`flow/config.mk`:
```
export PLATFORM = sky130hd
export DESIGN_NAME = pit
export DESIGN_NICKNAME = pit
export VERILOG_FILES = /design/flow/design.v
export SDC_FILE = /design/flow/constraint.sdc
export NUM_CORES = 4
export LEC_CHECK = 0
export CAP_MARGIN = 20
export CORE_MARGIN = 2
export CORE_UTILIZATION = 70
export SLEW_MARGIN = 20
```
`flow/constraint.sdc`:
```
create_clock -name core_clock -period 4.52 [get_ports {clk}]
set_input_delay 0.9040 -clock core_clock [delete_from_list [all_inputs] [get_ports {clk}]]
set_output_delay 0.9040 -clock core_clock [all_outputs]
set_load 0.01 [all_outputs]
```
`flow/design.v`:
```
module pit_counter(
    input             clk,
    input             rst_n,
    input             clock,
    input             gate,
    output reg        out,
    input       [7:0] data_in,
    input             set_control_mode,
    input             latch_count,
    input             latch_status,
    input             write,
    input             read,
    output      [7:0] data_out
);
reg [2:0] mode;
always @(posedge clk) begin
    if(rst_n == 1'b0)         mode <= 3'd2;
    else if(set_control_mode) mode <= data_in[3:1];
end
reg bcd;
always @(posedge clk) begin
    if(rst_n == 1'b0)         bcd <= 1'd0;
    else if(set_control_mode) bcd <= data_in[0];
end
reg [1:0] rw_mode;
always @(posedge clk) begin
    if(rst_n == 1'b0)         rw_mode <= 2'd1;
    else if(set_control_mode) rw_mode <= data_in[5:4];
end
reg [7:0] counter_l;
always @(posedge clk) begin
    if(rst_n == 1'b0)                               counter_l <= 8'd0;
    else if(set_control_mode)                       counter_l <= 8'd0;
    else if(write && rw_mode == 2'd3 && ~msb_write) counter_l <= data_in;
    else if(write && rw_mode == 2'd1)               counter_l <= data_in;
end
reg [7:0] counter_m;
always @(posedge clk) begin
    if(rst_n == 1'b0)                               counter_m <= 8'd0;
    else if(set_control_mode)                       counter_m <= 8'd0;
    else if(write && rw_mode == 2'd3 && msb_write)  counter_m <= data_in;
    else if(write && rw_mode == 2'd2)               counter_m <= data_in;
end
reg [7:0] output_l;
always @(posedge clk) begin
    if(rst_n == 1'b0)                       output_l <= 8'd0;
    else if(latch_count && ~output_latched) output_l <= counter[7:0];
    else if(~output_latched)                output_l <= counter[7:0];
end
reg [7:0] output_m;
always @(posedge clk) begin
    if(rst_n == 1'b0)                       output_m <= 8'd0;
    else if(latch_count && ~output_latched) output_m <= counter[15:8];
    else if(~output_latched)                output_m <= counter[15:8];
end
reg output_latched;
always @(posedge clk) begin
    if(rst_n == 1'b0)                               output_latched <= 1'b0;
    else if(set_control_mode)                       output_latched <= 1'b0;
    else if(latch_count)                            output_latched <= 1'b1;
    else if(read && (rw_mode != 2'd3 || msb_read))  output_latched <= 1'b0;
end
reg null_counter;
always @(posedge clk) begin
    if(rst_n == 1'b0)                                null_counter <= 1'b0;
    else if(set_control_mode)                        null_counter <= 1'b1;
    else if(write && (rw_mode != 2'd3 || msb_write)) null_counter <= 1'b1;
    else if(load)                                    null_counter <= 1'b0;
end
reg msb_write;
always @(posedge clk) begin
    if(rst_n == 1'b0)                       msb_write <= 1'b0;
    else if(set_control_mode)               msb_write <= 1'b0;
    else if(write_pulse && rw_mode == 2'd3) msb_write <= ~msb_write;
end
reg msb_read;
always @(posedge clk) begin
    if(rst_n == 1'b0)                      msb_read <= 1'b0;
    else if(set_control_mode)              msb_read <= 1'b0;
    else if(read_pulse && rw_mode == 2'd3) msb_read <= ~msb_read;
end
reg [7:0] status;
always @(posedge clk) begin
    if(rst_n == 1'b0)                        status <= 8'd0;
    else if(latch_status && ~status_latched) status <= { out, null_counter, rw_mode, mode, bcd };
end
reg status_latched;
always @(posedge clk) begin
    if(rst_n == 1'b0)           status_latched <= 1'b0;
    else if(set_control_mode)   status_latched <= 1'b0;
    else if(latch_status)       status_latched <= 1'b1;
    else if(read)               status_latched <= 1'b0;
end
assign data_out =
    (status_latched)               ? status   :
    (rw_mode == 2'd3 && ~msb_read) ? output_l :
    (rw_mode == 2'd3 &&  msb_read) ? output_m :
    (rw_mode == 2'd1)              ? output_l :
                                     output_m;
reg two_byte_write;
always @(posedge clk) begin
    if(rst_n == 1'b0)                 two_byte_write <= 1'b0;
    else if(write && rw_mode == 2'd3) two_byte_write <= 1'b1;
    else if(set_control_mode || load) two_byte_write <= 1'b0;
end
reg set_control_mode_last;
always @(posedge clk) set_control_mode_last <= set_control_mode;
reg set_control_mode_pulse;
always @(posedge clk) set_control_mode_pulse <= set_control_mode_last & ~set_control_mode;
reg write_last;
always @(posedge clk) write_last <= write;
reg write_pulse;
always @(posedge clk) write_pulse <= write_last & ~write;
reg read_last;
always @(posedge clk) read_last <= read;
reg read_pulse;
always @(posedge clk) read_pulse <= read_last & ~read;
reg clock_last;
always @(posedge clk) clock_last <= clock;
reg clock_pulse;
always @(posedge clk) clock_pulse <= clock_last & ~clock;
reg gate_last;
always @(posedge clk) gate_last <= gate;
reg gate_sampled;
always @(posedge clk) begin
    if(rst_n == 1'b0)             gate_sampled <= 1'b0;
    else if(~clock_last && clock) gate_sampled <= gate;
end
reg trigger;
always @(posedge clk) begin
    if(rst_n == 1'b0)             trigger <= 1'b0;
    else if(~gate_last && gate)   trigger <= 1'b1;
    else if(~clock_last && clock) trigger <= 1'b0;
end
reg trigger_sampled;
always @(posedge clk) begin
    if(rst_n == 1'b0)            trigger_sampled <= 1'b0;
    else if(~clock_last & clock) trigger_sampled <= trigger;
end
always @(posedge clk) begin
    if(rst_n == 1'b0)                                                 out <= 1'b1;
    else if(set_control_mode_pulse && mode      == 3'd0)              out <= 1'b0;
    else if(set_control_mode_pulse && mode      == 3'd1)              out <= 1'b1;
    else if(set_control_mode_pulse && mode[1:0] == 2'd2)              out <= 1'b1;
    else if(set_control_mode_pulse && mode[1:0] == 2'd3)              out <= 1'b1;
    else if(set_control_mode_pulse && mode      == 3'd4)              out <= 1'b1;
    else if(set_control_mode_pulse && mode      == 3'd5)              out <= 1'b1;
    else if(mode      == 3'd0 && (load || two_byte_write))            out <= 1'b0;
    else if(mode      == 3'd0 && counter == 16'd1 && enable)          out <= 1'b1;
    else if(mode      == 3'd1 && load)                                out <= 1'b0;
    else if(mode      == 3'd1 && counter == 16'd1 && enable)          out <= 1'b1;
    else if(mode[1:0] == 2'd2 && ~gate)                               out <= 1'b1;
    else if(mode[1:0] == 2'd2 && load)                                out <= 1'b1;
    else if(mode[1:0] == 2'd2 && counter == 16'd2 && enable)          out <= 1'b0;
    else if(mode[1:0] == 2'd3 && ~gate)                               out <= 1'b1;
    else if(mode[1:0] == 2'd3 && load && loaded && ~trigger_sampled)  out <= ~out;
    else if(mode      == 3'd4 && counter == 16'd1 && enable)          out <= 1'b0;
    else if(mode      == 3'd4 && counter == 16'd0 && enable)          out <= 1'b1;
    else if(mode      == 3'd5 && counter == 16'd1 && enable)          out <= 1'b0;
    else if(mode      == 3'd5 && counter == 16'd0 && enable)          out <= 1'b1;
end
reg written;
always @(posedge clk) begin
    if(rst_n == 1'b0)                                    written <= 1'b0;
    else if(set_control_mode)                            written <= 1'b0;
    else if(write_pulse && rw_mode != 2'd3)              written <= 1'b1;
    else if(write_pulse && rw_mode == 2'd3 && msb_write) written <= 1'b1;
    else if(load)                                        written <= 1'b0;
end
reg control_set;
always @(posedge clk) begin
    if(rst_n == 1'b0)         control_set <= 1'b0;
    else if(set_control_mode) control_set <= 1'b1;
    else if(load)             control_set <= 1'b0;
end
reg loaded;
always @(posedge clk) begin
    if(rst_n == 1'b0)         loaded <= 1'b0;
    else if(set_control_mode) loaded <= 1'b0;
    else if(load)             loaded <= 1'b1;
end
wire load = 
    (mode      == 3'd0 &&   written) ||                  
    clock_pulse && (
    (mode      == 3'd1 &&   trigger_sampled) ||
    (mode[1:0] == 2'd2 && ((written && control_set) || trigger_sampled || (loaded && gate_sampled && counter == 16'd1))) ||
    (mode[1:0] == 2'd3 && ((written && control_set) || trigger_sampled || (loaded && gate_sampled && counter == ((counter_l[0] & out) ? 16'd0 : 16'd2)))) ||
    (mode      == 3'd4 &&   written) ||
    (mode      == 3'd5 && ((written && control_set) || loaded) && trigger_sampled)
);
wire enable = ~load && loaded && clock_pulse && (
    (mode      == 3'd0 && gate_sampled && ~two_byte_write) ||
    (mode      == 3'd1) ||
    (mode[1:0] == 2'd2 && gate_sampled) ||
    (mode[1:0] == 2'd3 && gate_sampled) ||
    (mode      == 3'd4 && gate_sampled) ||
    (mode      == 3'd5)
);
wire [15:0] counter_minus_1 =
    (bcd && !counter[15:0]) ? 16'h9999 :
    (bcd && !counter[11:0]) ? { counter[15:12] - 1'd1, 12'h999 } :
    (bcd && !counter[7:0])  ? { counter[15:8]  - 1'd1,   8'h99 } :
    (bcd && !counter[3:0])  ? { counter[15:4]  - 1'd1,    4'h9 } :
                                counter - 1'd1;
reg [15:0] counter;
always @(posedge clk) begin
    if(rst_n == 1'b0) counter <= 16'd0;
    else if(load)     counter <= {counter_m, counter_l[7:1], counter_l[0] & (mode[1:0] != 2'd3)};
    else if(enable)   counter <= counter_minus_1 - (mode[1:0] == 2'd3);
end
endmodule
module pit(
	input               clk,
	input               rst_n,
	output              irq,
	input       [2:0]   io_address,
	input               io_read,
	output reg  [7:0]   io_readdata,
	input               io_write,
	input       [7:0]   io_writedata,
	output              speaker_out,
	input      [27:0]   clock_rate
);
reg [27:0] clk_rate;
always @(posedge clk) clk_rate <= clock_rate;
reg ce_system_counter;
reg [27:0] sum;
always @(posedge clk) begin : system_counter
	reg [27:0] sum_next;
	sum_next = sum + 28'd2386362;  
	ce_system_counter <= 1'b0;
	if(rst_n == 1'b0) sum <= 28'd0;
	else if(sum_next >= clk_rate) begin
		sum <= sum_next - clk_rate;
		ce_system_counter <= 1'b1;
	end
	else sum <= sum_next;
end
reg system_clock;
always @(posedge clk) begin
    if(rst_n == 1'b0)           system_clock <= 1'b0;
    else if(ce_system_counter)  system_clock <= ~system_clock;
end
always @(posedge clk) if(io_read) io_readdata <=
    (io_read && io_address == 0) ? counter_0_readdata :
    (io_read && io_address == 1) ? counter_1_readdata :
    (io_read && io_address == 2) ? counter_2_readdata :
    (io_read && io_address[2])   ? { 2'b0, spk_out, counter_1_toggle, 2'b0, speaker_enable, speaker_gate } :
                                     8'd0;  
reg [5:0] counter_1_cnt;
always @(posedge clk) begin
    if(rst_n == 1'b0)                                       counter_1_cnt <= 6'd0;
    else if(ce_system_counter && counter_1_cnt == 6'd35)    counter_1_cnt <= 6'd0;
    else if(ce_system_counter)                              counter_1_cnt <= counter_1_cnt + 6'd1;
end
reg counter_1_toggle;
always @(posedge clk) begin
    if(rst_n == 1'b0)                                       counter_1_toggle <= 1'b0;
    else if(ce_system_counter && counter_1_cnt == 6'd35)    counter_1_toggle <= ~(counter_1_toggle);
end
reg speaker_gate;
always @(posedge clk) begin
    if(rst_n == 1'b0)                  speaker_gate <= 1'b0;
    else if(io_write && io_address[2]) speaker_gate <= io_writedata[0];
end
reg speaker_enable;
always @(posedge clk) begin
    if(rst_n == 1'b0)                  speaker_enable <= 1'b0;
    else if(io_write && io_address[2]) speaker_enable <= io_writedata[1];
end
assign speaker_out = spk_out & speaker_enable;
wire [7:0] counter_0_readdata;
wire [7:0] counter_1_readdata;
wire [7:0] counter_2_readdata;
pit_counter pit_counter_0(
    .clk                (clk),
    .rst_n              (rst_n),
    .clock              (system_clock),      
    .gate               (1'b1),              
    .out                (irq),               
    .data_in            (io_writedata),                                                                                                                                       
    .set_control_mode   (io_write && io_address == 3 && io_writedata[7:6] == 2'b00 && io_writedata[5:4] != 2'b00),                                                            
    .latch_count        (io_write && io_address == 3 && ((io_writedata[7:6] == 2'b00 && io_writedata[5:4] == 2'b00) || (io_writedata[7:5] == 3'b110 && io_writedata[1]))),    
    .latch_status       (io_write && io_address == 3 && io_writedata[7:6] == 2'b11 && io_writedata[4] == 1'b0 && io_writedata[1]),                                            
    .write              (io_write && io_address == 0),                                                                                                                        
    .read               (io_read  && io_address == 0),                                                                                                                        
    .data_out           (counter_0_readdata)     
);
pit_counter pit_counter_1(
    .clk                (clk),
    .rst_n              (rst_n),
    .clock              (system_clock),      
    .gate               (1'b1),              
    /*verilator lint_off PINNOCONNECT*/
    .out                (),                  
    /*verilator lint_on PINNOCONNECT*/
    .data_in            (io_writedata),                                                                                                                                       
    .set_control_mode   (io_write && io_address == 3 && io_writedata[7:6] == 2'b01 && io_writedata[5:4] != 2'b00),                                                            
    .latch_count        (io_write && io_address == 3 && ((io_writedata[7:6] == 2'b01 && io_writedata[5:4] == 2'b00) || (io_writedata[7:5] == 3'b110 && io_writedata[2]))),    
    .latch_status       (io_write && io_address == 3 && io_writedata[7:6] == 2'b11 && io_writedata[4] == 1'b0 && io_writedata[2]),                                            
    .write              (io_write && io_address == 1),                                                                                                                        
    .read               (io_read  && io_address == 1),                                                                                                                        
    .data_out           (counter_1_readdata)     
);
wire spk_out;
pit_counter pit_counter_2(
    .clk                (clk),
    .rst_n              (rst_n),
    .clock              (system_clock),      
    .gate               (speaker_gate),      
    .out                (spk_out),           
    .data_in            (io_writedata),                                                                                                                                       
    .set_control_mode   (io_write && io_address == 3 && io_writedata[7:6] == 2'b10 && io_writedata[5:4] != 2'b00),                                                            
    .latch_count        (io_write && io_address == 3 && ((io_writedata[7:6] == 2'b10 && io_writedata[5:4] == 2'b00) || (io_writedata[7:5] == 3'b110 && io_writedata[3]))),    
    .latch_status       (io_write && io_address == 3 && io_writedata[7:6] == 2'b11 && io_writedata[4] == 1'b0 && io_writedata[3]),                                            
    .write              (io_write && io_address == 2),                                                                                                                        
    .read               (io_read  && io_address == 2),                                                                                                                        
    .data_out           (counter_2_readdata)     
);
endmodule
```
`flow/run.sh`:
```
#!/bin/bash
# the make line also repeats each setting of config.mk as NAME=value (left out here)
make -C /OpenROAD-flow-scripts/flow DESIGN_CONFIG=/design/flow/config.mk WORK_HOME=/design/flow/orfs CLKGATE_MAP_FILE= finish
```
==> notes.md, run 1 <==
Figures from the implementation reports.

- By count the netlist is led by dfxtp_1 (308), nor2_1 (261), nand2_1 (224).
- The number of hold violations in the final report reads 0.
- In this run the maximum-capacitance check reported violations numbering 0.
- The routability congestion estimate from global placement reads 0.9270.
- The floorplan net count is 2,264.
- The count of buffering cells on the critical path with inverters included is 1.
- The largest net degree at the start of global routing reads 79.
- The top power group reads registers.
- By area the synthesized netlist is led by dfxtp_1 (35%), mux2i_1 (8.3%), nor2_1 (5.6%).
- The path type of the worst min-delay path reads reg -> reg.
- The flow ran to the end and the layout has no timing, DRC or antenna violations.
- The floorplan has 57 rows.
- Listed in order, past its start point the critical path passes ha_1 -> o41ai_1 -> buf_4 -> a21oi_1 -> o21ai_0 -> nand2_1 -> xor2_1 -> ha_1 -> o21ai_0 -> nor2_1 -> o21ai_1 -> a21boi_0 -> o41ai_2 -> a21boi_0 -> or3_1 -> a32o_1.
- The worst setup path is launched from a flip-flop.
- The die outline height reads about 160 um.
- The maximum fanout encountered on the critical timing path is 7.
- The minimum setup slack in the final design reads ~340 ps.
- The number of warnings reported in the stage logs is 38.
- Summed over all nets, wire length on met2 after detailed routing comes to approximately 21 mm.
- The portion of synthesized cell area occupied by the leading cell type is a little over a third.
- The instance tally after logic synthesis is ~2,200.
- The registers of the reported paths see a clock transition of around 60 ps.
- The sequential power is roughly 3100 uW.
- The residual overflow from global routing reads 0.
- The switching portion of total power comes to between 30% and 40%.
- Combinational cells account for about 28% of the total power.
- The power density relative to cell area reads 430.1 nW/um^2.
- The routed via count reads roughly 16,000.
- The combinational family with the most area after synthesis is simple AND/OR/NAND/NOR gates.
- The cell count listed in synth_stat.txt is approximately 2,200.
- In this run the number of H-tree levels came out at 2.
- The number of different library cells used by synthesis comes to 85.
- The global-route wire length before repair reads 75.59 mm.
- The final setup violation count is 0.
- The DRC violation total left in the routed layout is recorded as 0.
- After layout, the setup clock skew is reported as between 15 and 20 ps.
- The repair_antennas step left the layout with diodes totalling 0.
- The total negative slack is 0 ps.
- The number of synthesized flops with an enable pin reads 8.
- As reported, the later end of the worst-skew pair has a clock insertion delay of 520 ps.
- Hold is met by 412.6 ps.
- Input and output buffers added on the ports amount to around 52.
- The endpoint class of the critical path is a flip-flop.
- The share of the clock period used by the worst path after layout is a little over 90%.
- The cell accounting for the most synthesized area is dfxtp_1.
- The combinational power reported by the tool is 2330 uW.
- The worst reg2reg path endpoint is sum[25].
- The setup check on the worst reg-to-reg path leaves a slack of 340 ps.
- The largest vdd supply drop is approximately 0.6 mV.
- The count of routing violations after the opening detailed-route iteration reads approximately 1,600.
- According to the CTS report, the clock sink count is around 320.
- The via density per instance is ~6.4.
- Summing the areas of all compound-gate instances in the mapped netlist gives 18.19% of the synthesized area.
- The flow reports power dissipated in the clock network as slightly below 3000 uW.
- The number of iterations in the first detailed-routing pass is 6.
- The total global routing track utilization reads a little over a third.
- The number of cells on the worst hold path is listed as 0.
- The number of buffers created by CTS is 35.
- The source of the worst register-to-register timing path reads sum[1].
- The endpoint of the worst hold path is pit_counter_2.clock_last.
- The worst-case headroom to the max-slew limit is between 30% and 40%.
- The most frequent cell after synthesis reads dfxtp_1.
- The critical path data arrival time reads approximately 4600 ps.
- Walking the critical path from launch to capture passes 16 cell instances.
- The multi-input logic area reads between 10,000 and 15,000 sq um.
- The total wire length after detailed routing reads 46.80 mm.
- The number of buffers on the longest clock path reads 3.
- The startpoint of the most critical hold path is system_clock.
- The via count of the first global-routing pass is around 15,000.
- The synthesis stat section lists a flop and latch total of approximately 320.
- The number of routed nets with antenna violations is 0.
- The area of all sequential standard cells reads between 6000 and 7000 sq um.
- The worst register-to-register path has a depth of 16.
- The final layout contains 2,260 nets.
- The max-slew violation count is 0.
- The timing endpoint of the critical path reads sum[25].
- CTS placed an instance of clkbuf_16 at the clock tree root.
- The initial standard-cell utilization of the core reads 71.51%.
- The CTS tree reads built.
- According to the I/O placement log, the pin count is 53.
- Dividing the synthesized area by the synthesized cell count gives 8.067 sq um.
- Derived from the worst setup path, the maximum achievable clock frequency is about 240 MHz.
- The total length of routed met3 wires is between 3 and 4 mm.
- Setup repair after global routing left no endpoint under its margin.
- The overall chip area is 26,200 sq um.
- For reference, the most critical setup path is categorized as reg -> reg.
- The slew at the pin closest to its max-slew limit is around 1000 ps.
- The synthesized-area fraction occupied by and/or/nand/nor cells is about 23%.
- The power report puts the net switching power at 2705 uW.
- The highest-delay cell along the critical path reads dfxtp_1.
- The tally of yosys warning messages is 2.
- The number of antenna violations at the first check in global routing is 1.
- Per report_power, the sequential group accounts for 37.2% of the total.
- The buffers inserted during post-CTS setup optimization is 0.
- The internal portion of the total power is ~5600 uW.
- The fill cell total of the finished layout reads 1,744.
- The placeable core region reads ~24,000 sq um.
- The post-synth design cell area reads approximately 17,000 sq um.
- The routed wirelength on the met1 layer is recorded as around 20 mm.
- The static leakage reads roughly 0.008 uW.
- The adder and majority cell fraction of the synthesized area reads about 4.3%.
- The sequential element share of the synthesized area is a little under two fifths.
- The chip area line of the yosys report is between 15,000 and 20,000 sq um.
- The flow reports that the clock network draws between 30% and 40% of the design power.
- The parity-gate share of the synthesized area counting xor and xnor cells is under 10%.
- The multiplexer area fraction after synthesis reads between 8 and 9%.
- In the placement report, post-DP HPWL is listed as around 32 mm.
- The largest stage delay on the critical path is between 300 and 400 ps.
- The layout overhead on the synthesized area reads 10.88%.
- Of all flip-flops after synthesis, the portion carrying an async set or reset was 0%.
- The critical path endpoint has a required time of around 4900 ps.
- The source of the critical timing path reads sum[1].
- The dominant register cell reads dfxtp_1.
- The top layer used by detailed routing is met5.
- The worst slack at placement is between 200 and 300 ps.
- The time the final worst path needs with I/O delays and setup reads between 4000 and 5000 ps.
- The cell type group with the largest total delay on the critical path is AND-OR/OR-AND gates.
- The average wire per standard cell is roughly 19 um.
- Measured along the x axis, the die boundary spans approximately 160 um.
==> metrics by stage <==
step | util (%) | instance area, sq um | total power [uW] | instances
2_1_floorplan | - | 17440 | 4827 | 2162
3_3_place_gp | 74.38 | 18140 | 5347 | 2445
3_5_place_dp | 74.38 | 18140 | 5377 | 2445
4_1_cts | 79.18 | 19310 | 8255 | 2508
5_1_grt | 79.29 | 19340 | 8705 | 2508
6_report | 79.29 | 19340 | 8317 | 2508
==> cell type report <==
cell class                 instances  area share [%]
timing repair buffer              82           3.940
tap                              324           2.096
clock inverter                    15          0.6987
inverter                          84           1.643
clock buffer                      48           5.363
sequential                       316           33.12
multi-input combinational       1639           53.13
==> what timing repair did <==
action,in CTS,in global routing
hold buffers,0,0
endpoints found under the setup margin,0,18
endpoints found under the hold margin,0,0
gates resized,0,5
==> routing by layer <==
| layer | vias up | track usage (%) |
|---|---|---|
| li1 | 7646 | - |
| met3 | 137 | 6.129 |
| met4 | 2 | 13.84 |
| met2 | 762 | 57.18 |
| met5 | - | 0 |
| met1 | 7617 | 46.99 |
==> run 2: changes to the inputs <==
Settings changed: ABC_AREA set to 1, CORE_UTILIZATION 70 to 72, CTS_CLUSTER_DIAMETER set to 153, GPL_ROUTABILITY_DRIVEN set to 0, PLACE_DENSITY_LB_ADDON set to 0.08.
Clock period 4.52 ns to 3.1 ns, I/O delays scaled along.
==> run 2 against run 1 <==
The layout now fails its checks (negative setup slack); design area is 7.5% higher; clock skew rose by 17 ps; non-clock buffer count up 111; synthesized cell count rose by 15%; sequential share of layout area is 2.3 points lower; critical endpoint is now sum[13].
==> notes.md, run 2 <==
Figures from the implementation reports.

- The post-layout instance count excluding filler cells came to 3,006 (was 2,508).
- The largest stage delay on the critical path was 460 ps (was 350 ps).
- The chip area line of the yosys report is 17,520 sq um (was 17,440 sq um).
- The sequential element share of the synthesized area was 36.57% (was 36.73%).
- Most area-consuming cells after synthesis: dfxtp_1 (35%), nand2_1 (11%), a21oi_1 (6.9%) (was dfxtp_1 (35%), mux2i_1 (8.3%), nor2_1 (5.6%)).
- The max-slew violation count reads 0 (unchanged).
- The worst-case headroom to the max-slew limit was 44.49% (was 34.40%).
- The sequential power is 4520 uW (was 3090 uW).
- The timing endpoint of the critical path was sum[13] (was sum[25]).
- Outcome: failed layout checks (was timing/DRC/antenna clean).
- The largest net degree at the start of global routing is 66 (was 79).
- The proportion of total power due to net switching is 37.82% (was 32.53%).
- The number of primary I/O pins is 53 (unchanged).
- The global-route wire length before repair is 87.13 mm (was 75.59 mm).
- The floorplan net count is 2,596 (was 2,264).
- The instance tally after logic synthesis reads 2,494 (was 2,162).
- The cell count listed in synth_stat.txt is 2,494 (was 2,162).
- The layout overhead on the synthesized area was 18.68% (was 10.88%).
- The chip width reads 160.0 um (was 161.9 um).
- The number of logic stages on the critical path including buffering is 20 (was 16).
- The count of cells along the worst register-to-register path reads 20 (was 16).
- In this run the layout check failures are negative setup slack.
- The number of synthesized flops with an enable pin reads 8 (unchanged).
- The number of different library cells in the post-synthesis netlist reads 65 (was 85).
- Most frequent cells after synthesis: nand2_1 (505), dfxtp_1 (308), inv_1 (300) (was dfxtp_1 (308), nor2_1 (261), nand2_1 (224)).
- The synthesized area per cell was 7.023 sq um (was 8.067 sq um).
- The HPWL after detailed placement is 36.86 mm (was 31.82 mm).
- The flop-to-flop setup slack reads -1220 ps (was 340 ps).
- The slew at the pin closest to its max-slew limit was 827.1 ps (was 982.6 ps).
- The CTS tree reads built (unchanged).
- The sequential share of power came to 31.2% (was 37.2%).
- The average wire per standard cell is 19.54 um (was 18.66 um).
- The minimum setup slack in the final design was -1217 ps (was 343.1 ps).
- The startpoint of the most critical hold path is pit_counter_1.write_last (was system_clock).
- The net switching power is 5473 uW (was 2705 uW).
- The post-synth design cell area reads 17,520 sq um (was 17,440 sq um).
- The synthesized-area fraction occupied by and/or/nand/nor cells reads 28.09% (was 23.05%).
- The largest vdd supply drop was 1.098 mV (was 0.5839 mV).
- The total negative slack is -31,270 ps (was 0 ps).
- The residual overflow from global routing is 0 (unchanged).
- The number of cells traversed by the worst hold path is 2 (was 0).
- Setup repair after global routing missed its margin: yes (was no).
- The maximum fanout encountered on the critical timing path is 6 (was 7).
- The total number of nets in the final design reads 2,759 (was 2,260).
- The critical path data arrival time reads 4760 ps (was 4590 ps).
- The portion of synthesized cell area occupied by the leading cell type came to 35.20% (was 35.35%).
- The clock tree skew after final layout was 36.30 ps (was 19.52 ps).
- The clock-pin slew of the registers on the worst-case setup and hold paths came to 60 ps (about the same).
- The number of antenna violations at the first check in global routing reads 0 (was 1).
- The post-cts hold buffer count reads 0 (unchanged).
- The routed via count came to 19,160 (was 16,160).
- The via density per instance is 6.373 (was 6.445).
- The cell accounting for the most synthesized area is dfxtp_1 (unchanged).
- The class of the most critical setup path was reg -> reg (unchanged).
- The total tool warning count came to 40 (was 38).
- The residual DRC count reads 0 (unchanged).
- The cell total after placement is 2,928 (was 2,445).
- The number of diodes is 0 (unchanged).
- The source of the worst register-to-register timing path is sum[13] (was sum[1]).
- The time the final worst path needs with I/O delays and setup came to 4317 ps (was 4177 ps).
- The total of flip-flops plus latches after synthesis is 316 (unchanged).
- The path type of the worst min-delay path was reg -> reg (unchanged).
- The static leakage was 0.009381 uW (was 0.007968 uW).
- The number of sinks driven by the clock tree is 316 (unchanged).
- The combinational cell fraction of total power was 40.7% (was 28.0%).
- The most frequent cell after synthesis is nand2_1 (was dfxtp_1).
- The endpoint of the worst hold path is pit_counter_1.write_pulse (was pit_counter_2.clock_last).
- The multiplexer area fraction after synthesis was 0.2857% (was 8.651%).
- Cells along the critical path: buf_4 -> a21oi_1 -> nand2_1 -> nand3_1 -> nand2_1 -> a21oi_1 -> nand2_1 -> xor2_1 -> inv_1 -> ha_1 -> nand2_1 -> nor2_2 -> nand3_2 -> nor4_4 -> a2111oi_4 -> buf_4 -> nand2_8 -> buf_12 -> o21ai_4 -> a21oi_2 (was ha_1 -> o41ai_1 -> buf_4 -> a21oi_1 -> o21ai_0 -> nand2_1 -> xor2_1 -> ha_1 -> o21ai_0 -> nor2_1 -> o21ai_1 -> a21boi_0 -> o41ai_2 -> a21boi_0 -> or3_1 -> a32o_1).
- The dominant register cell reads dfxtp_1 (unchanged).
- The highest achievable clock rate reads 231.6 MHz (was 239.4 MHz).
- The final core utilization reads 86.23% (was 79.29%).
- The number of placement rows came to 57 (unchanged).
- The worst endpoint required time was 3550 ps (was 4930 ps).
- The clock network fraction of total power is 28.1% (was 34.8%).
- The initial standard-cell utilization of the core is 72.66% (was 71.51%).
- The cell type group with the largest total delay on the critical path reads simple AND/OR/NAND/NOR gates (was AND-OR/OR-AND gates).
- The launching element type of the critical path is a flip-flop (unchanged).
- The overall chip area is 25,590 sq um (was 26,200 sq um).
- The total global routing track utilization is 41.34% (was 35.23%).
- The number of iterations in the first detailed-routing pass was 9 (was 6).
- The number of buffers created by CTS is 35 (unchanged).
- The count of buffering cells on the critical path with inverters included is 4 (was 1).
- The count of routing violations after the opening detailed-route iteration was 3,291 (was 1,649).
- The final setup violation count is 29 (was 0).
- The placeable core region was 24,110 sq um (was 24,390 sq um).
- The count of input and output buffers was 52 (unchanged).
- The via count of the first global-routing pass reads 17,700 (was 15,200).
- The number of hold violations in the final report was 0 (unchanged).
- The number of maximum-capacitance violations is 0 (unchanged).
- The insertion delay of the later-clocked pin in the worst-skew pair was 550 ps (was 520 ps).
- The power density relative to cell area is 696.1 nW/um^2 (was 430.1 nW/um^2).
- The total wire length after detailed routing reads 58.73 mm (was 46.80 mm).
- The clock tree root buffer cell is clkbuf_16 (unchanged).
- The number of H-tree levels is 2 (unchanged).
- The worst reg2reg path endpoint reads sum[13] (was sum[25]).
- The number of buffers on the longest clock path is 3 (unchanged).
- The share of synthesized registers carrying an async set or reset reads 0% (unchanged).
- The worst slack at placement reads -551.0 ps (was 257.8 ps).
- The power consumed by combinational cells is 5880 uW (was 2330 uW).
- The source of the critical timing path is sum[13] (was sum[1]).
- The endpoint class of the critical path is a flip-flop (unchanged).
- The share of the clock period used by the worst path after layout reads 139.3% (was 92.41%).
- The parity-gate share of the synthesized area counting xor and xnor cells is 4.400% (was 4.570%).
- The cell-internal power reads 8996 uW (was 5612 uW).
- The tally of yosys warning messages reads 2 (unchanged).
- The number of routed nets with antenna violations is 0 (unchanged).
- The clock group total power is 4070 uW (was 2890 uW).
- The highest-delay cell along the critical path reads ha_1 (was dfxtp_1).
- The share of synthesized cell area in and-or and or-and compound cells was 17.61% (was 18.19%).
- The die outline height is 160.0 um (was 161.9 um).
- The combinational family with the most area after synthesis reads simple AND/OR/NAND/NOR gates (unchanged).
- The top power group is combinational cells (was registers).
- The adder and majority cell fraction of the synthesized area came to 4.257% (was 4.275%).
- The most used cell along the critical path reads nand2_1.
## run 2: area by class of cell
class                   instances  area (sq um)
multi-input cells            1784          9956
fillers                      1370          3318
clock inverters                15         125.1
flip-flops and latches        316          6412
well taps                     324         405.4
clock buffers                  47         970.9
inverters                     327          1247
repair buffers                193          1670
## run 2: metrics by stage
stage	hold WS (ps)	total power [uW]	instance area, sq um
after CTS	415.7	13400	20550
after global placement	385.8	8872	19170
after floorplan	364.4	7203	17580
after global routing	425.1	14850	20790
after detailed placement	400.1	9022	19170
final	415.8	14470	20790
## run 2: repair_timing
item	4_1_cts	5_1_grt
setup endpoints to repair	29	30
gates cloned	3	0
endpoints found under the hold margin	0	0
resized	40	48
buffers inserted	7	6
pin swaps	11	26
## run 2: layer usage
| layer | global-route usage, % | wire length (um) | share of wire (%) | vias up |
|---|---|---|---|---|
| met2 | 68.28 | 26090 | 44 | 1495 |
| met4 | 20.11 | 4190 | 7.1 | 0 |
| met3 | 6.779 | 6990 | 12 | 440 |
| met1 | 52.93 | 21470 | 37 | 8669 |
| li1 | - | - | - | 8554 |
| met5 | 0 | 0 | 0 | - |
==> run 3: changes to the inputs <==
Settings changed: ABC_AREA 1 to unset, CORE_ASPECT_RATIO set to 0.5, CORE_MARGIN 2 to 3, CTS_CLUSTER_DIAMETER 153 to 380, MIN_ROUTING_LAYER set to met1, PLACE_DENSITY_LB_ADDON 0.08 to 0.05, SETUP_SLACK_MARGIN set to 0.4.
Clock period 3.1 ns to 3.77 ns, I/O delays scaled along.
==> run 3 against run 2 <==
Flip-flop count did not move; clock skew decreased by 22 ps; combinational power shrank 25%; global-route usage is 3.6 points lower; worst hold slack better by 15 ps; sequential power decreased by 16%; sequential share of layout area up 0.74 points; core utilization increased by 0.93 points; critical path depth shrank 4; final cell count fell by 15%; clock power down 23%; maximum frequency grew 0.81%; the layout still fails its checks (negative setup slack).
==> notes.md, run 3 <==
Figures from the implementation reports.

- Outcome: failed layout checks (unchanged).
- Checks that blocked a clean result: negative setup slack (unchanged).
- The source of the worst register-to-register timing path is sum[2] (was sum[13]).
- The share of synthesized registers carrying an async set or reset reads 0% (unchanged).
- The post-cts hold buffer count was 0 (unchanged).
- The highest achievable clock rate reads 233.5 MHz (was 231.6 MHz).
- The clock tree skew after final layout reads 14.46 ps (was 36.30 ps).
- The adder and majority cell fraction of the synthesized area is 4.275% (was 4.257%).
- Cells along the critical path: ha_4 -> o41ai_4 -> buf_4 -> buf_4 -> nand2_1 -> xor2_1 -> ha_1 -> a21oi_1 -> o21ai_0 -> a22oi_2 -> nand3b_1 -> a21oi_4 -> buf_12 -> buf_4 -> o31a_1 -> nor2_1 (was buf_4 -> a21oi_1 -> nand2_1 -> nand3_1 -> nand2_1 -> a21oi_1 -> nand2_1 -> xor2_1 -> inv_1 -> ha_1 -> nand2_1 -> nor2_2 -> nand3_2 -> nor4_4 -> a2111oi_4 -> buf_4 -> nand2_8 -> buf_12 -> o21ai_4 -> a21oi_2).
- The total number of nets in the final design is 2,319 (was 2,759).
- The source of the critical timing path is sum[2] (was sum[13]).
- The cell type group with the largest total delay on the critical path reads AND-OR/OR-AND gates (was simple AND/OR/NAND/NOR gates).
- The cell total after placement is 2,458 (was 2,928).
- The global-route wire length before repair came to 80.38 mm (was 87.13 mm).
- The number of iterations in the first detailed-routing pass came to 10 (was 9).
- The highest-delay cell along the critical path is o21ai_0 (was ha_1).
- The clock group total power is 3120 uW (was 4070 uW).
- The number of routed nets with antenna violations reads 0 (unchanged).
- The average wire per standard cell is 22.60 um (was 19.54 um).
- The synthesized area per cell is 8.067 sq um (was 7.023 sq um).
- The number of synthesized flops with an enable pin came to 8 (unchanged).
- The portion of synthesized cell area occupied by the leading cell type is 35.35% (was 35.20%).
- The minimum setup slack in the final design reads -512.3 ps (was -1217 ps).
- The worst endpoint required time is 4260 ps (was 3550 ps).
- The path type of the worst min-delay path reads reg -> reg (unchanged).
- The combinational cell fraction of total power reads 38.9% (was 40.7%).
- The HPWL after detailed placement was 32.41 mm (was 36.86 mm).
- The count of cells along the worst register-to-register path reads 16 (was 20).
- The net switching power is 4285 uW (was 5473 uW).
- The synthesized-area fraction occupied by and/or/nand/nor cells came to 23.05% (was 28.09%).
- The sequential power was 3790 uW (was 4520 uW).
- The number of maximum-capacitance violations is 0 (unchanged).
- The post-layout instance count excluding filler cells reads 2,542 (was 3,006).
- The cell count listed in synth_stat.txt is 2,162 (was 2,494).
- The maximum fanout encountered on the critical timing path is 7 (was 6).
- The number of placement rows came to 39 (was 57).
- The share of synthesized cell area in and-or and or-and compound cells reads 18.19% (was 17.61%).
- The multi-input logic area reads 10,840 sq um (was 9956 sq um).
- The largest stage delay on the critical path came to 660 ps (was 460 ps).
- The instance tally after logic synthesis is 2,162 (was 2,494).
- The number of cells traversed by the worst hold path is 1 (was 2).
- Setup repair after global routing missed its margin: yes (unchanged).
- The number of antenna violations at the first check in global routing came to 0 (unchanged).
- The largest vdd supply drop reads 0.7235 mV (was 1.098 mV).
- The insertion delay of the later-clocked pin in the worst-skew pair is 570 ps (was 550 ps).
- The largest net degree at the start of global routing reads 56 (was 66).
- The most frequent cell after synthesis is dfxtp_1 (was nand2_1).
- The placeable core region came to 23,320 sq um (was 24,110 sq um).
- The via density per instance came to 6.998 (was 6.373).
- The final setup violation count is 28 (was 29).
- The sequential element share of the synthesized area was 36.73% (was 36.57%).
- The residual overflow from global routing is 0 (unchanged).
- The post-synth design cell area is 17,440 sq um (was 17,520 sq um).
- The die outline height reads 116.1 um (was 160.0 um).
- The count of input and output buffers was 52 (unchanged).
- The total wire length after detailed routing is 57.45 mm (was 58.73 mm).
- The worst reg2reg path endpoint is sum[18] (was sum[13]).
- The most used cell along the critical path reads buf_4 (was nand2_1).
- The total of flip-flops plus latches after synthesis is 316 (unchanged).
- The combinational family with the most area after synthesis is simple AND/OR/NAND/NOR gates (unchanged).
- The layout overhead on the synthesized area reads 16.57% (was 18.68%).
- The critical path data arrival time was 4770 ps (was 4760 ps).
- Most frequent cells after synthesis: dfxtp_1 (308), nor2_1 (261), nand2_1 (224) (was nand2_1 (505), dfxtp_1 (308), inv_1 (300)).
- The proportion of total power due to net switching is 37.91% (was 37.82%).
- The total negative slack is -8657 ps (was -31,270 ps).
- The number of diodes came to 0 (unchanged).
- The flop-to-flop setup slack is -510 ps (was -1220 ps).
- The worst slack at placement is -55.96 ps (was -551.0 ps).
- The power consumed by combinational cells is 4390 uW (was 5880 uW).
- The clock tree root buffer cell reads clkbuf_16 (unchanged).
- The routed via count was 17,790 (was 19,160).
- The count of routing violations after the opening detailed-route iteration was 2,872 (was 3,291).
- The initial standard-cell utilization of the core reads 74.78% (was 72.66%).
- The floorplan net count was 2,264 (was 2,596).
- The multiplexer area fraction after synthesis is 8.651% (was 0.2857%).
- The launching element type of the critical path reads a flip-flop (unchanged).
- The number of H-tree levels is 1 (was 2).
- The number of buffers on the longest clock path came to 3 (unchanged).
- The time the final worst path needs with I/O delays and setup is 4282 ps (was 4317 ps).
- The endpoint class of the critical path reads a flip-flop (unchanged).
- The share of the clock period used by the worst path after layout is 113.6% (was 139.3%).
- The startpoint of the most critical hold path is pit_counter_1.set_control_mode_last (was pit_counter_1.write_last).
- The via count of the first global-routing pass was 15,780 (was 17,700).
- The dominant register cell is dfxtp_1 (unchanged).
- The slew at the pin closest to its max-slew limit came to 1108 ps (was 827.1 ps).
- The timing endpoint of the critical path is sum[18] (was sum[13]).
- The total global routing track utilization was 37.78% (was 41.34%).
- The area of all sequential standard cells reads 6422 sq um (was 6412 sq um).
- The number of buffers created by CTS is 27 (was 35).
- The total tool warning count came to 39 (was 40).
- The chip width came to 226.1 um (was 160.0 um).
- The chip area line of the yosys report was 17,440 sq um (was 17,520 sq um).
- The residual DRC count came to 0 (unchanged).
- The overall chip area was 26,240 sq um (was 25,590 sq um).
- The number of primary I/O pins was 53 (unchanged).
- The tally of yosys warning messages was 2 (unchanged).
- The endpoint of the worst hold path is pit_counter_1.set_control_mode_pulse (was pit_counter_1.write_pulse).
- The fill cell total of the finished layout is 1,210 (was 1,370).
- The clock network fraction of total power is 27.6% (was 28.1%).
- The class of the most critical setup path reads reg -> reg (unchanged).
- The parity-gate share of the synthesized area counting xor and xnor cells is 4.570% (was 4.400%).
- The minimum hold slack was 430.9 ps (was 415.8 ps).
- The power density relative to cell area is 555.9 nW/um^2 (was 696.1 nW/um^2).
- The count of buffering cells on the critical path with inverters included was 4 (unchanged).
- The cell accounting for the most synthesized area is dfxtp_1 (unchanged).
- The static leakage was 0.008352 uW (was 0.009381 uW).
- The top power group was combinational cells (unchanged).
- The number of logic stages on the critical path including buffering reads 16 (was 20).
- The worst-case headroom to the max-slew limit was 26.03% (was 44.49%).
- The sequential share of power was 33.5% (was 31.2%).
- The CTS tree is built (unchanged).
- Most area-consuming cells after synthesis: dfxtp_1 (35%), mux2i_1 (8.3%), nor2_1 (5.6%) (was dfxtp_1 (35%), nand2_1 (11%), a21oi_1 (6.9%)).
- The number of hold violations in the final report is 0 (unchanged).
- The clock-pin slew of the registers on the worst-case setup and hold paths is 80 ps (was 60 ps).
- The number of sinks driven by the clock tree is 316 (unchanged).
- The number of different library cells in the post-synthesis netlist reads 85 (was 65).
- The max-slew violation count reads 0 (unchanged).
- The cell-internal power is 7018 uW (was 8996 uW).
==> run 3: through the flow <==
stage	utilization (%)	total power (uW)	cell area, sq um
final	87.17	11300	20330
after global routing	87.17	11540	20330
after CTS	84.36	9872	19680
after detailed placement	79.10	6582	18450
after global placement	79.10	6516	18450
after floorplan	-	5913	17570
==> run 3: timing repair <==
item | CTS | global route
gates resized | 18 | 100
setup buffers | 17 | 16
endpoints found under the hold margin | 0 | 0
setup endpoints to repair | 29 | 47
gates cloned | 1 | 3
pin swaps | 9 | 33
==> run 3: layout make-up <==
class | instances | share of cell area [%]
multi-input combinational | 1639 | 53.29
sequential | 316 | 31.59
timing repair buffer | 149 | 6.868
clock buffer | 33 | 3.735
tap | 307 | 1.889
inverter | 84 | 1.625
clock inverter | 14 | 1.003
==> run 3: routing by layer <==
layer	wire, um	share of wire, %	vias to the layer above	track usage (%)
li1	-	-	7755	-
met1	21810	38	8172	49.21
met2	25190	44	1455	62.59
met3	6687	12	407	6.479
met4	3766	6.6	0	16.88
met5	0	0	-	0
==> run 4: changes to the inputs <==
Settings changed: ABC_AREA set to 0, CAP_MARGIN 20 to 15, CELL_PAD_IN_SITES_DETAIL_PLACEMENT set to 0, CORE_ASPECT_RATIO 0.5 to 0.63, CORE_MARGIN 3 to 5, CORE_UTILIZATION 72 to 49, CTS_CLUSTER_DIAMETER 380 to 214, GPL_TIMING_DRIVEN set to 0, PLACE_DENSITY_LB_ADDON 0.05 to 0.29, SETUP_SLACK_MARGIN 0.4 to 2.04, SLEW_MARGIN 20 to 25.
Clock period 3.77 ns to 6.96 ns, I/O delays scaled along.
==> run 4 against run 3 <==
The run now finishes clean; critical endpoint is now sum[19]; register-to-register slack better by 2800 ps; critical path type unchanged; clock power shrank 41%; design area fell by 3.0%; first-iteration DRC count decreased by 29%; via count down 6.1%; sequential power shrank 47%; largest cell class unchanged; global-route usage fell by 11 points; combinational power shrank 65%; total power shrank 52%; critical path depth rose by 1; clock-buffer cell count rose by 9; flip-flop count unchanged.
==> notes.md, run 4 <==
Figures from the implementation reports.

- The residual DRC count is 0 (unchanged).
- The floorplan net count is 2,264 (unchanged).
- The largest vdd supply drop is 0.1986 mV (was 0.7235 mV).
- The post-cts hold buffer count reads 0 (unchanged).
- The source of the worst register-to-register timing path was sum[1] (was sum[2]).
- The clock network fraction of total power reads 34.3% (was 27.6%).
- The cell total after placement is 2,688 (was 2,458).
- The die outline height is 159.8 um (was 116.1 um).
- The overall chip area reads 39,570 sq um (was 26,240 sq um).
- The static leakage reads 0.007952 uW (was 0.008352 uW).
- The final setup violation count is 0 (was 28).
- The number of synthesized flops with an enable pin reads 8 (unchanged).
- The flop-to-flop setup slack reads 2270 ps (was -510 ps).
- The number of sinks driven by the clock tree is 316 (unchanged).
- The total number of nets in the final design reads 2,347 (was 2,319).
- The power density relative to cell area reads 274.1 nW/um^2 (was 555.9 nW/um^2).
- The number of buffers created by CTS reads 30 (was 27).
- The post-layout instance count excluding filler cells reads 2,746 (was 2,542).
- The clock group total power is 1850 uW (was 3120 uW).
- The instance tally after logic synthesis was 2,162 (unchanged).
- The number of buffers on the longest clock path reads 3 (unchanged).
- The sequential power reads 2010 uW (was 3790 uW).
- The endpoint of the worst hold path is pit_counter_2.clock_last (was pit_counter_1.set_control_mode_pulse).
- The dominant register cell is dfxtp_1 (unchanged).
- The count of cells along the worst register-to-register path came to 17 (was 16).
- The fill cell total of the finished layout is 3,123 (was 1,210).
- The largest stage delay on the critical path reads 450 ps (was 660 ps).
- The number of iterations in the first detailed-routing pass is 8 (was 10).
- The cell-internal power reads 3620 uW (was 7018 uW).
- The insertion delay of the later-clocked pin in the worst-skew pair reads 580 ps (was 570 ps).
- The number of primary I/O pins reads 53 (unchanged).
- Outcome: timing/DRC/antenna clean (was failed layout checks).
- The HPWL after detailed placement is 41.05 mm (was 32.41 mm).
- The total negative slack is 0 ps (was -8657 ps).
- The total of flip-flops plus latches after synthesis is 316 (unchanged).
- The number of cells traversed by the worst hold path is 0 (was 1).
- The placeable core region reads 34,860 sq um (was 23,320 sq um).
- The amount of wire on met2 after detailed routing came to 21.35 mm (was 25.19 mm).
- The top power group is registers (was combinational cells).
- The cell area after layout is 19,720 sq um (was 20,330 sq um).
- The endpoint class of the critical path reads a flip-flop (unchanged).
- The share of the clock period used by the worst path after layout was 67.35% (was 113.6%).
- The critical path data arrival time is 5120 ps (was 4770 ps).
- The cell area after placement reads 18,540 sq um (was 18,450 sq um).
- The most frequent cell after synthesis is dfxtp_1 (unchanged).
- The cell accounting for the most synthesized area is dfxtp_1 (unchanged).
- The residual overflow from global routing is 0 (unchanged).
- The number of hold violations in the final report came to 0 (unchanged).
- The top layer used by detailed routing was met4 (unchanged).
- The post-synth design cell area is 17,440 sq um (unchanged).
- The worst endpoint required time came to 7390 ps (was 4260 ps).
- The number of H-tree levels reads 1 (unchanged).
- The largest net degree at the start of global routing is 16 (was 56).
- The power consumed by combinational cells was 1540 uW (was 4390 uW).
- The via count of the first global-routing pass reads 15,080 (was 15,780).
- The sequential share of power reads 37.1% (was 33.5%).
- The time the final worst path needs with I/O delays and setup came to 4687 ps (was 4282 ps).
- The total wire length after detailed routing was 55.53 mm (was 57.45 mm).
- The routed metal-1 wirelength is 25.66 mm (was 21.81 mm).
- The count of buffering cells on the critical path with inverters included came to 3 (was 4).
- The number of different library cells in the post-synthesis netlist came to 85 (unchanged).
- The cell count listed in synth_stat.txt reads 2,162 (unchanged).
- Most frequent cells after synthesis: dfxtp_1 (308), nor2_1 (261), nand2_1 (224) (unchanged).
- The startpoint of the most critical hold path was system_clock (was pit_counter_1.set_control_mode_last).
- The global-route wire length before repair reads 85.45 mm (was 80.38 mm).
- The combinational cell fraction of total power is 28.6% (was 38.9%).
- The count of routing violations after the opening detailed-route iteration reads 2,052 (was 2,872).
- The number of routed nets with antenna violations reads 0 (unchanged).
- The sequential element share of the synthesized area is 36.73% (unchanged).
- The buffers inserted during post-CTS setup optimization is 0 (was 17).
- The synthesized area per cell is 8.067 sq um (unchanged).
- The share of synthesized cell area in and-or and or-and compound cells came to 18.19% (unchanged).
- The clock tree root buffer cell reads clkbuf_16 (unchanged).
- The launching element type of the critical path was a flip-flop (unchanged).
- The worst reg2reg path endpoint is sum[19] (was sum[18]).
- The worst-case headroom to the max-slew limit is 25.57% (was 26.03%).
- Cells along the critical path: ha_1 -> o41ai_4 -> a21oi_2 -> o21ai_1 -> nand2_1 -> nand3_1 -> xnor2_1 -> ha_1 -> clkbuf_1 -> and4_1 -> a22oi_1 -> nand3b_1 -> a21oi_4 -> clkinvlp_4 -> clkbuf_2 -> o21ai_0 -> a21oi_1 (was ha_4 -> o41ai_4 -> buf_4 -> buf_4 -> nand2_1 -> xor2_1 -> ha_1 -> a21oi_1 -> o21ai_0 -> a22oi_2 -> nand3b_1 -> a21oi_4 -> buf_12 -> buf_4 -> o31a_1 -> nor2_1).
- The net switching power reads 1784 uW (was 4285 uW).
- The timing endpoint of the critical path was sum[19] (was sum[18]).
- The number of antenna violations at the first check in global routing is 2 (was 0).
- The combinational family with the most area after synthesis reads simple AND/OR/NAND/NOR gates (unchanged).
- The multiplexer area fraction after synthesis reads 8.651% (unchanged).
- The chip area line of the yosys report is 17,440 sq um (unchanged).
- Setup repair after global routing missed its margin: no (was yes).
- The adder and majority cell fraction of the synthesized area is 4.275% (unchanged).
- The synthesized-area fraction occupied by and/or/nand/nor cells is 23.05% (unchanged).
- The count of input and output buffers reads 50 (was 52).
- The portion of synthesized cell area occupied by the leading cell type is 35.35% (unchanged).
- The area of all sequential standard cells reads 6406 sq um (was 6422 sq um).
- The tally of yosys warning messages was 2 (unchanged).
- The number of placement rows is 54 (was 39).
- The slew at the pin closest to its max-slew limit reads 1117 ps (was 1108 ps).
- The initial standard-cell utilization of the core is 50.03% (was 74.78%).
- The path type of the worst min-delay path is reg -> reg (unchanged).
- The total length of routed met3 wires was 7.543 mm (was 6.687 mm).
- The chip width was 247.7 um (was 226.1 um).
- The parity-gate share of the synthesized area counting xor and xnor cells reads 4.570% (unchanged).
- The most used cell along the critical path is ha_1 (was buf_4).
- The highest achievable clock rate is 213.3 MHz (was 233.5 MHz).
- The share of synthesized registers carrying an async set or reset is 0% (unchanged).
- The total power after layout is 5404 uW (was 11,300 uW).
- The layout overhead on the synthesized area was 13.05% (was 16.57%).
- The max-slew violation count came to 0 (unchanged).
- The CTS tree reads built (unchanged).
- The number of maximum-capacitance violations reads 0 (unchanged).
- The class of the most critical setup path is reg -> reg (unchanged).
- The total global routing track utilization reads 26.83% (was 37.78%).
- The routed via count reads 16,710 (was 17,790).
- The cell type group with the largest total delay on the critical path was AND-OR/OR-AND gates (unchanged).
- The number of logic stages on the critical path including buffering reads 17 (was 16).
- Most area-consuming cells after synthesis: dfxtp_1 (35%), mux2i_1 (8.3%), nor2_1 (5.6%) (unchanged).
- The via density per instance is 6.085 (was 6.998).
- The clock-pin slew of the registers on the worst-case setup and hold paths is 60 ps (was 80 ps).
- The source of the critical timing path was sum[1] (was sum[2]).
- The maximum fanout encountered on the critical timing path is 10 (was 7).
- The proportion of total power due to net switching was 33.01% (was 37.91%).
- The highest-delay cell along the critical path reads dfxtp_1 (was o21ai_0).
- The clock tree skew after final layout came to 12.53 ps (was 14.46 ps).
- The average wire per standard cell reads 20.22 um (was 22.60 um).
- The total tool warning count was 36 (was 39).
- The multi-input logic area came to 10,300 sq um (was 10,840 sq um).
## run 4: stage by stage
step	hold WS (ps)	util, %	setup WS (ps)
6_report	417.8	56.56	2273
2_1_floorplan	384.1	-	3080
4_1_cts	419.5	56.40	2046
5_1_grt	436.7	56.56	2048
3_3_place_gp	395.8	53.17	1441
3_5_place_dp	407.6	53.17	1440
## run 4: timing repair
item | in CTS | in global routing
setup endpoints to repair | 28 | 28
cloned | 0 | 0
gates resized | 4 | 6
## run 4: layout make-up
class / count / area share [%]
antenna: 2 / 0.02538
inverter: 84 / 1.618
timing repair buffer: 51 / 2.595
tap: 476 / 3.020
clock inverter: 13 / 1.161
multi-input combinational: 1639 / 52.22
sequential: 316 / 32.49
clock buffer: 42 / 4.448
buffer: 123 / 2.424
## run 4: metal layers
metal / global-route usage, % / up-vias
met5: 0 / -
met4: 4.889 / 0
met3: 8.002 / 80
met2: 35.41 / 931
met1: 42.72 / 7867
li1: - / 7831
==> run 5: changes to the inputs <==
Settings changed: ABC_AREA 0 to 1, CAP_MARGIN 15 to 10, CELL_PAD_IN_SITES_DETAIL_PLACEMENT 0 to unset, CORE_ASPECT_RATIO 0.63 to 1.78, CORE_MARGIN 5 to 2, CORE_UTILIZATION 49 to 40, CTS_CLUSTER_DIAMETER 214 to unset, CTS_CLUSTER_SIZE set to 86, GPL_ROUTABILITY_DRIVEN 0 to unset, GPL_TIMING_DRIVEN 0 to unset, HOLD_SLACK_MARGIN set to 0.17, PLACE_DENSITY_LB_ADDON 0.29 to unset, SETUP_SLACK_MARGIN 2.04 to unset, SLEW_MARGIN 25 to 0, TNS_END_PERCENT set to 5.
Clock period 6.96 ns to 9.58 ns, I/O delays scaled along.
==> run 5 against run 4 <==
Total power shrank 30%; clock-buffer cell count down 3; final cell count is 13% higher; largest cell class unchanged; via count shrank 1.6%; setup slack better by 2700 ps; critical endpoint is now sum[18]; sequential power shrank 27%; area after synthesis up 0.42%.
==> notes.md, run 5 <==
Figures from the implementation reports.

- The instance tally after logic synthesis is 2,494 (was 2,162).
- The number of maximum-capacitance violations is 0 (unchanged).
- The most used cell along the critical path is nand2_1 (was ha_1).
- The number of buffers created by CTS was 31 (was 30).
- The routability congestion estimate from global placement reads between 0.9 and 1.
- The placeable core region is 43,390 sq um (was 34,860 sq um).
- The count of input and output buffers is 52 (was 50).
- The multiplexer area fraction after synthesis is 0.2857% (was 8.651%).
- The chip area line of the yosys report reads 17,520 sq um (was 17,440 sq um).
- The path type of the worst min-delay path reads reg -> reg (unchanged).
- The time the final worst path needs with I/O delays and setup is 4600 ps (was 4687 ps).
- The worst reg2reg path endpoint is sum[18] (was sum[19]).
- The count of cells along the worst register-to-register path is 25 (was 17).
- The dominant register cell is dfxtp_1 (unchanged).
- The clock network fraction of total power came to 31.3% (was 34.3%).
- The proportion of total power due to net switching was 35.71% (was 33.01%).
- The total global routing track utilization is 23.27% (was 26.83%).
- The cell-internal power came to 2444 uW (was 3620 uW).
- The routed via count is 16,450 (was 16,710).
- The source of the worst register-to-register timing path is sum[1] (unchanged).
- The final setup violation count is 0 (unchanged).
- The cell count listed in synth_stat.txt reads 2,494 (was 2,162).
- The via count of the first global-routing pass was 16,480 (was 15,080).
- The synthesized-area fraction occupied by and/or/nand/nor cells reads 28.09% (was 23.05%).
- The post-cts hold buffer count was 0 (unchanged).
- The number of sinks driven by the clock tree reads 316 (unchanged).
- The power consumed by combinational cells reads 1150 uW (was 1540 uW).
- The total wire length after detailed routing reads 53.93 mm (was 55.53 mm).
- The via density per instance is 5.298 (was 6.085).
- The number of routed nets with antenna violations reads 0 (unchanged).
- The number of logic stages on the critical path including buffering reads 25 (was 17).
- The maximum fanout encountered on the critical timing path reads 36 (was 10).
- The tally of yosys warning messages is 2 (unchanged).
- The combinational family with the most area after synthesis is simple AND/OR/NAND/NOR gates (unchanged).
- The count of buffering cells on the critical path with inverters included was 3 (unchanged).
- The slew at the pin closest to its max-slew limit is 865.7 ps (was 1117 ps).
- The most frequent cell after synthesis is nand2_1 (was dfxtp_1).
- The cell type group with the largest total delay on the critical path reads simple AND/OR/NAND/NOR gates (was AND-OR/OR-AND gates).
- The residual overflow from global routing is 0 (unchanged).
- The number of H-tree levels reads 1 (unchanged).
- The portion of synthesized cell area occupied by the leading cell type is 35.20% (was 35.35%).
- The post-cts gate resize count is 0 (was 4).
- The count of routing violations after the opening detailed-route iteration is 918 (was 2,052).
- The timing endpoint of the critical path is sum[18] (was sum[19]).
- The largest net degree at the start of global routing is 73 (was 16).
- The CTS tree reads built (unchanged).
- The total of flip-flops plus latches after synthesis is 316 (unchanged).
- The global-route wire length before repair came to 85.01 mm (was 85.45 mm).
- The number of synthesized flops with an enable pin came to 8 (unchanged).
- The combinational cell fraction of total power is 30.3% (was 28.6%).
- The endpoint of the worst hold path is pit_counter_2.clock_last (unchanged).
- The clock-pin slew of the registers on the worst-case setup and hold paths reads 60 ps (about the same).
- The total power after layout was 3802 uW (was 5404 uW).
- The number of antenna violations at the first check in global routing reads 0 (was 2).
- The share of synthesized registers carrying an async set or reset is 0% (unchanged).
- The adder and majority cell fraction of the synthesized area is 4.257% (was 4.275%).
- The share of synthesized cell area in and-or and or-and compound cells was 17.61% (was 18.19%).
- The overall chip area came to 45,550 sq um (was 39,570 sq um).
- The number of iterations in the first detailed-routing pass is 11 (was 8).
- The total negative slack is 0 ps (unchanged).
- The number of diodes came to 0 (was 2).
- The total number of nets in the final design is 2,617 (was 2,347).
- The launching element type of the critical path was a flip-flop (unchanged).
- The HPWL after detailed placement was 41.63 mm (was 41.05 mm).
- The chip width reads 160.8 um (was 247.7 um).
- The clock tree root buffer cell reads clkbuf_16 (unchanged).
- The worst endpoint required time is 10,070 ps (was 7390 ps).
- The max-slew violation count was 0 (unchanged).
- The startpoint of the most critical hold path is system_clock (unchanged).
- The net switching power is 1358 uW (was 1784 uW).
- The endpoint class of the critical path is a flip-flop (unchanged).
- The number of primary I/O pins reads 53 (unchanged).
- The largest stage delay on the critical path reads 450 ps (about the same).
- The floorplan net count is 2,596 (was 2,264).
- Most frequent cells after synthesis: nand2_1 (505), dfxtp_1 (308), inv_1 (300) (was dfxtp_1 (308), nor2_1 (261), nand2_1 (224)).
- The cell accounting for the most synthesized area is dfxtp_1 (unchanged).
- The worst-case headroom to the max-slew limit reads 42.07% (was 25.57%).
- The number of hold violations in the final report is 0 (unchanged).
- Most area-consuming cells after synthesis: dfxtp_1 (35%), nand2_1 (11%), a21oi_1 (6.9%) (was dfxtp_1 (35%), mux2i_1 (8.3%), nor2_1 (5.6%)).
- The synthesized area per cell came to 7.023 sq um (was 8.067 sq um).
- The largest vdd supply drop is 0.1727 mV (was 0.1986 mV).
- The layout overhead on the synthesized area is 11.02% (was 13.05%).
- The number of placement rows is 102 (was 54).
- The sequential power reads 1460 uW (was 2010 uW).
- The top power group reads registers (unchanged).
- The power density relative to cell area is 195.5 nW/um^2 (was 274.1 nW/um^2).
- The sequential share of power is 38.4% (was 37.1%).
- The post-synth design cell area is 17,520 sq um (was 17,440 sq um).
- The sequential element share of the synthesized area is 36.57% (was 36.73%).
- The clock tree skew after final layout is 10.32 ps (was 12.53 ps).
- The highest achievable clock rate came to 217.4 MHz (was 213.3 MHz).
- The number of buffers on the longest clock path is 3 (unchanged).
- The critical path data arrival time was 5090 ps (was 5120 ps).
- The average wire per standard cell is 17.37 um (was 20.22 um).
- The highest-delay cell along the critical path is inv_2 (was dfxtp_1).
- The source of the critical timing path was sum[1] (unchanged).
- The buffers inserted during post-CTS setup optimization reads 0 (unchanged).
- The die outline height is 283.2 um (was 159.8 um).
- The residual DRC count is 0 (unchanged).
- The static leakage was 0.008512 uW (was 0.007952 uW).
- The flop-to-flop setup slack is 4980 ps (was 2270 ps).
- The class of the most critical setup path reads reg -> reg (unchanged).
- The share of the clock period used by the worst path after layout was 48.01% (was 67.35%).
- Setup repair after global routing missed its margin: no (unchanged).
- The insertion delay of the later-clocked pin in the worst-skew pair was 580 ps (about the same).
- The clock group total power is 1190 uW (was 1850 uW).
- The initial standard-cell utilization of the core was 40.37% (was 50.03%).
- The number of different library cells in the post-synthesis netlist came to 65 (was 85).
- The total tool warning count is 36 (unchanged).
- Outcome: timing/DRC/antenna clean (unchanged).
- The parity-gate share of the synthesized area counting xor and xnor cells was 4.400% (was 4.570%).
- The number of cells traversed by the worst hold path reads 0 (unchanged).
## run 5: final cells by class
class	count	area, sq um
inverters	327	1240
repair buffers	56	548.0
clock inverters	12	97.59
multi-input cells	1783	9583
flip-flops and latches	316	6406
fillers	4523	23950
well taps	572	715.7
clock buffers	39	855.8
## run 5: per-layer routing
metal  up-vias  GRT usage (%)  share of wire [%]
met2       395          45.31                 53
li1       8254              -                  -
met3       177          2.152                3.0
met5         -              0                  0
met1      7623          23.01                 36
met4         0          15.09                7.2
## run 5: stage by stage
step | utilization (%) | area, sq um | std cells | hold WS (ps) | setup WS [ps]
3_5_place_dp | 42.59 | 18480 | 3053 | 392.4 | 4645
3_3_place_gp | 42.59 | 18480 | 3053 | 386.7 | 4766
6_report | 44.82 | 19450 | 3105 | 403.3 | 4980
4_1_cts | 44.79 | 19430 | 3104 | 402.9 | 5051
2_1_floorplan | - | 17520 | 2494 | 364.4 | 6114
5_1_grt | 44.82 | 19450 | 3105 | 421.3 | 4551
Power and IR drop assume default switching activity.
